Design alu, start of the top module:
module alu #(
    parameter INT_W  = 4,
    parameter FRAC_W = 6,
    parameter INST_W = 4,
    parameter DATA_W = INT_W + FRAC_W
)(
    input                     i_clk,
    input                     i_rst_n,
    input                     i_valid,
    input signed [DATA_W-1:0] i_data_a,
    input signed [DATA_W-1:0] i_data_b,
    input        [INST_W-1:0] i_inst,
    output                    o_valid,
    output       [DATA_W-1:0] o_data
);
Settings: LEC_CHECK=0, ABC_AREA=1, CAP_MARGIN=20, CORE_MARGIN=2, CORE_UTILIZATION=72, CTS_CLUSTER_DIAMETER=358, CTS_CLUSTER_SIZE=99, PLACE_DENSITY=0.42, SETUP_SLACK_MARGIN=0.65, SLEW_MARGIN=20, TNS_END_PERCENT=5; clock period 2.71 ns.
run.sh (not shown) runs the stock make flow with config.mk's settings and CLKGATE_MAP_FILE=.
The first run ended with an error in 4_1_cts (DPL-0038).
Edit:
--- a/flow/config.mk
+++ b/flow/config.mk
@@ -9,0 +10 @@
+export CELL_PAD_IN_SITES_GLOBAL_PLACEMENT = 1
@@ -11,5 +12 @@
-export CORE_UTILIZATION = 72
-export CTS_CLUSTER_DIAMETER = 358
-export CTS_CLUSTER_SIZE = 99
-export PLACE_DENSITY = 0.42
-export SETUP_SLACK_MARGIN = 0.65
+export CORE_UTILIZATION = 40
@@ -17 +13,0 @@
-export TNS_END_PERCENT = 5
==> flow/constraint.sdc (replaced) <==
create_clock -name core_clock -period 17.5 [get_ports {i_clk}]
set_input_delay 3.5000 -clock core_clock [delete_from_list [all_inputs] [get_ports {i_clk}]]
set_output_delay 3.5000 -clock core_clock [all_outputs]
set_load 0.01 [all_outputs]
What happened: The new run produced a clean layout; synthesized cell count is unchanged; synthesized area is unchanged; die size came out higher by well over a third.
Edit:
--- a/flow/config.mk
+++ b/flow/config.mk
@@ -8 +7,0 @@
-export ABC_AREA = 1
@@ -10 +8,0 @@
-export CELL_PAD_IN_SITES_GLOBAL_PLACEMENT = 1
@@ -12 +10,2 @@
-export CORE_UTILIZATION = 40
+export CORE_UTILIZATION = 65
+export SETUP_SLACK_MARGIN = -0.76
==> flow/constraint.sdc (replaced) <==
create_clock -name core_clock -period 7.9 [get_ports {i_clk}]
set_input_delay 1.5800 -clock core_clock [delete_from_list [all_inputs] [get_ports {i_clk}]]
set_output_delay 1.5800 -clock core_clock [all_outputs]
set_load 0.01 [all_outputs]
Effect:
- This time the run finished with negative setup slack left
- area after synthesis shrinks by about 8%
- utilization is higher by 40 points
- hold slack gets better by 0.028 ns
- synthesized cell count falls by 26%
- routed wire length increases by 7.1%
- cell area grows by 8.1%
Edit:
--- a/flow/config.mk
+++ b/flow/config.mk
@@ -10,2 +10,3 @@
-export CORE_UTILIZATION = 65
-export SETUP_SLACK_MARGIN = -0.76
+export CORE_UTILIZATION = 72
+export CTS_CLUSTER_DIAMETER = 160
+export CTS_CLUSTER_SIZE = 99
==> flow/constraint.sdc (replaced) <==
create_clock -name core_clock -period 9.77 [get_ports {i_clk}]
set_input_delay 1.9540 -clock core_clock [delete_from_list [all_inputs] [get_ports {i_clk}]]
set_output_delay 1.9540 -clock core_clock [all_outputs]
set_load 0.01 [all_outputs]
Effect:
- The changed run completed without violations
- wire length drops by 5.7%
- cell area drops by 9.5%
- sequential cell count does not change
- global-route usage climbs by 2.5 points
Edit:
--- a/flow/config.mk
+++ b/flow/config.mk
@@ -11,2 +11,2 @@
-export CTS_CLUSTER_DIAMETER = 160
-export CTS_CLUSTER_SIZE = 99
+export PLACE_DENSITY_LB_ADDON = 0.24
+export SETUP_SLACK_MARGIN = -0.68
@@ -13,0 +14 @@
+export TNS_END_PERCENT = 5
==> flow/constraint.sdc (replaced) <==
create_clock -name core_clock -period 8.69 [get_ports {i_clk}]
set_input_delay 1.7380 -clock core_clock [delete_from_list [all_inputs] [get_ports {i_clk}]]
set_output_delay 1.7380 -clock core_clock [all_outputs]
set_load 0.01 [all_outputs]
=> The changed run ended with an error in 5_1_grt with GRT-0232; synthesized area stays the same; die size does not change; synthesized cell count does not change.
Edit:
--- a/flow/config.mk
+++ b/flow/config.mk
@@ -10,3 +10 @@
-export CORE_UTILIZATION = 72
-export PLACE_DENSITY_LB_ADDON = 0.24
-export SETUP_SLACK_MARGIN = -0.68
+export CORE_UTILIZATION = 27
@@ -14 +11,0 @@
-export TNS_END_PERCENT = 5
==> flow/constraint.sdc (replaced) <==
create_clock -name core_clock -period 10.5 [get_ports {i_clk}]
set_input_delay 2.1000 -clock core_clock [delete_from_list [all_inputs] [get_ports {i_clk}]]
set_output_delay 2.1000 -clock core_clock [all_outputs]
set_load 0.01 [all_outputs]
The new run produced a clean layout. Synthesized area does not change. Die size goes up to 2.6 times its value. Synthesized cell count stays the same.

========
The RTL this note starts from:
==> flow/design.v <==
module alu #(
    parameter INT_W  = 4,
    parameter FRAC_W = 6,
    parameter INST_W = 4,
    parameter DATA_W = INT_W + FRAC_W
)(
    input                     i_clk,
    input                     i_rst_n,
    input                     i_valid,
    input signed [DATA_W-1:0] i_data_a,
    input signed [DATA_W-1:0] i_data_b,
    input        [INST_W-1:0] i_inst,
    output                    o_valid,
    output       [DATA_W-1:0] o_data
);  
reg [DATA_W-1:0] o_data_w, o_data_r;
reg              o_valid_w, o_valid_r;
assign o_valid = o_valid_r;
assign o_data = o_data_r;
reg [9:0] o_data_t;  
wire signed [10:0] sum_temp;
assign sum_temp = {i_data_a[9],i_data_a} + {i_data_b[9],i_data_b};
wire signed [10:0] sub_temp;
assign sub_temp = {i_data_a[9],i_data_a} - {i_data_b[9],i_data_b};
wire signed [19:0] mult_temp;
wire signed [20:0] mult_rnd;
wire signed [14:0] mult_r;
assign mult_temp = i_data_a * i_data_b;
assign mult_rnd = $signed({mult_temp[19],mult_temp}) + $signed(21'd32);  
assign mult_r = mult_rnd[20:6];
wire signed [20:0] i_data_f;
wire signed [20:0] o_data_f;
wire signed [14:0] mult_f;
assign i_data_f = {{5{o_data_r[9]}},o_data_r,6'b0};
assign o_data_f = i_data_f + $signed({mult_temp[19],mult_temp}) + $signed(21'd32);
assign mult_f = o_data_f[20:6];
wire signed [10:0] tanh_pos;
wire signed [10:0] tanh_neg;
assign tanh_pos = ({i_data_a[9],i_data_a} + $signed(11'd33)) >>> 1;
assign tanh_neg = ({i_data_a[9],i_data_a} - $signed(11'd31)) >>> 1;
always@(*)begin
    o_data_t = 10'd0;
    case(i_inst)
        4'd0:begin  
            if (sum_temp > $signed(11'd511)) o_data_t = 10'b0111_1111_11;
            else if (sum_temp < $signed(-11'sd512)) o_data_t = 10'b1000_0000_00;
            else o_data_t = sum_temp[9:0];
        end
        4'd1:begin  
            if (sub_temp > $signed(11'd511)) o_data_t = 10'b0111_1111_11;
            else if (sub_temp < $signed(-11'sd512)) o_data_t = 10'b1000_0000_00;
            else o_data_t = sub_temp[9:0];
        end
        4'd2:begin  
            if (mult_r > $signed(15'd511)) o_data_t = 10'b0111_1111_11;
            else if (mult_r < $signed(-15'sd512)) o_data_t = 10'b1000_0000_00;
            else o_data_t = mult_r[9:0];
        end
        4'd3:begin  
            if (mult_f > $signed(15'd511)) o_data_t = 10'b0111_1111_11;
            else if (mult_f < $signed(-15'sd512)) o_data_t = 10'b1000_0000_00;
            else o_data_t = mult_f[9:0];
        end
        4'd4:begin  
            if(!i_data_a[9])begin
                if(i_data_a >= 10'b0001_1000_00) o_data_t = 10'b0001_0000_00;
                else if(i_data_a >= 10'b0000_1000_00) o_data_t = tanh_pos[9:0];
                else o_data_t = i_data_a;
            end
            else begin
                if(i_data_a >= 10'b1111_100000) o_data_t = i_data_a;
                else if(i_data_a >= 10'b1110_1000_00) o_data_t = tanh_neg[9:0];
                else o_data_t = 10'b1111_0000_00;
            end
        end
        4'd5:begin  
            o_data_t = i_data_a | (~i_data_b);
        end
        4'd6:begin  
            casez(i_data_a)
            10'b1???_????_??: o_data_t = 10'd0;
            10'b01??_????_??: o_data_t = 10'd1;
            10'b001?_????_??: o_data_t = 10'd2;
            10'b0001_????_??: o_data_t = 10'd3;
            10'b0000_1???_??: o_data_t = 10'd4;
            10'b0000_01??_??: o_data_t = 10'd5;
            10'b0000_001?_??: o_data_t = 10'd6;
            10'b0000_0001_??: o_data_t = 10'd7;
            10'b0000_0000_1?: o_data_t = 10'd8;
            10'b0000_0000_01: o_data_t = 10'd9;
            10'd0: o_data_t = 10'd10;
            endcase
        end
        4'd7:begin  
            casez(i_data_a)
            10'd0: o_data_t = 10'd0;
            10'b????_????_?1: o_data_t = 10'd0;
            10'b????_????_10: o_data_t = 10'd1;
            10'b????_???1_00: o_data_t = 10'd2;
            10'b????_??10_00: o_data_t = 10'd3;
            10'b????_?100_00: o_data_t = 10'd4;
            10'b????_1000_00: o_data_t = 10'd5;
            10'b???1_0000_00: o_data_t = 10'd6;
            10'b??10_0000_00: o_data_t = 10'd7;
            10'b?100_0000_00: o_data_t = 10'd8;
            10'b1000_0000_00: o_data_t = 10'd9;
            endcase
        end
        4'd8:begin  
            o_data_t = i_data_a[9] + i_data_a[8] +i_data_a[7] +i_data_a[6] +i_data_a[5] +i_data_a[4] +i_data_a[3] +i_data_a[2] +i_data_a[1] +i_data_a[0];
        end
        4'd9:begin  
            if(i_data_b == 10'd0) o_data_t = i_data_a;
            else if(i_data_b == 10'd1) o_data_t = {i_data_a[8:0],i_data_a[9]};
            else if(i_data_b == 10'd2) o_data_t = {i_data_a[7:0],i_data_a[9:8]};
            else if(i_data_b == 10'd3) o_data_t = {i_data_a[6:0],i_data_a[9:7]};
            else if(i_data_b == 10'd4) o_data_t = {i_data_a[5:0],i_data_a[9:6]};
            else if(i_data_b == 10'd5) o_data_t = {i_data_a[4:0],i_data_a[9:5]};
            else if(i_data_b == 10'd6) o_data_t = {i_data_a[3:0],i_data_a[9:4]};
            else if(i_data_b == 10'd7) o_data_t = {i_data_a[2:0],i_data_a[9:3]};
            else if(i_data_b == 10'd8) o_data_t = {i_data_a[1:0],i_data_a[9:2]};
            else   o_data_t = {i_data_a[0],i_data_a[9:1]};
        end
    endcase
end
always@(*) begin
    o_data_w = o_data_t;
    o_valid_w = (i_valid == 1'b1)? 1'b1:1'b0;
end
always@(posedge i_clk or negedge i_rst_n) begin
    if (!i_rst_n) begin
        o_data_r <= 'b0;
        o_valid_r <= 'b0;
    end 
    else begin
        if (i_valid) o_data_r <= o_data_w;
        o_valid_r <= o_valid_w;
    end
end
endmodule
clock: 11.0 ns
lec_check: 0
cap_margin: 0
cell_pad_in_sites_global_placement: 1
core_aspect_ratio: 1.37
core_margin: 2
core_utilization: 63
cts_cluster_diameter: 150
cts_cluster_size: 99
gpl_routability_driven: 0
setup_slack_margin: -1.08
slew_margin: 20
tns_end_percent: 15
The baseline ran to the end with no violations.
==> next run, changes <==
CAP_MARGIN = 20   (was 0)
CELL_PAD_IN_SITES_GLOBAL_PLACEMENT = default   (was 1)
CORE_ASPECT_RATIO = default   (was 1.37)
CORE_UTILIZATION = 40   (was 63)
CTS_CLUSTER_DIAMETER = default   (was 150)
CTS_CLUSTER_SIZE = 66   (was 99)
GPL_ROUTABILITY_DRIVEN = 1   (was 0)
GPL_TIMING_DRIVEN = 0   (was default)
HOLD_SLACK_MARGIN = -0.05   (was default)
PLACE_DENSITY_LB_ADDON = 0.04   (was default)
SETUP_SLACK_MARGIN = 1.11   (was -1.08)
TNS_END_PERCENT = default   (was 15)
Outcome: Core utilization is lower by 22 points. Routed wire length is higher by 18%. Register-to-register slack gains 0.24 ns. Clock skew stays flat.
==> next run, changes <==
CORE_UTILIZATION = 64   (was 40)
CTS_CLUSTER_SIZE = default   (was 66)
GPL_ROUTABILITY_DRIVEN = default   (was 1)
GPL_TIMING_DRIVEN = default   (was 0)
HOLD_SLACK_MARGIN = default   (was -0.05)
PLACE_DENSITY_LB_ADDON = default   (was 0.04)
SETUP_SLACK_MARGIN = default   (was 1.11)
clock period = 16.9 ns   (was 11.0 ns; I/O delays follow)
=>
- The changed run finished clean
- die area decreases by 37%
- wire length decreases by 15%
- register-to-register slack gains 5.7 ns
- design area decreases by 9.1%
- synthesized cell count does not change
- count of clock-buffer cells in the layout increases by 1
==> next run, changes <==
CORE_UTILIZATION = 40   (was 64)
CTS_CLUSTER_SIZE = 66   (was default)
GPL_ROUTABILITY_DRIVEN = 0   (was default)
clock period = 11.0 ns   (was 16.9 ns; I/O delays follow)
Result: Worst setup slack degrades by 4.5 ns. Die size rose by 58%. Clock skew stays flat. Flip-flop count is unchanged.
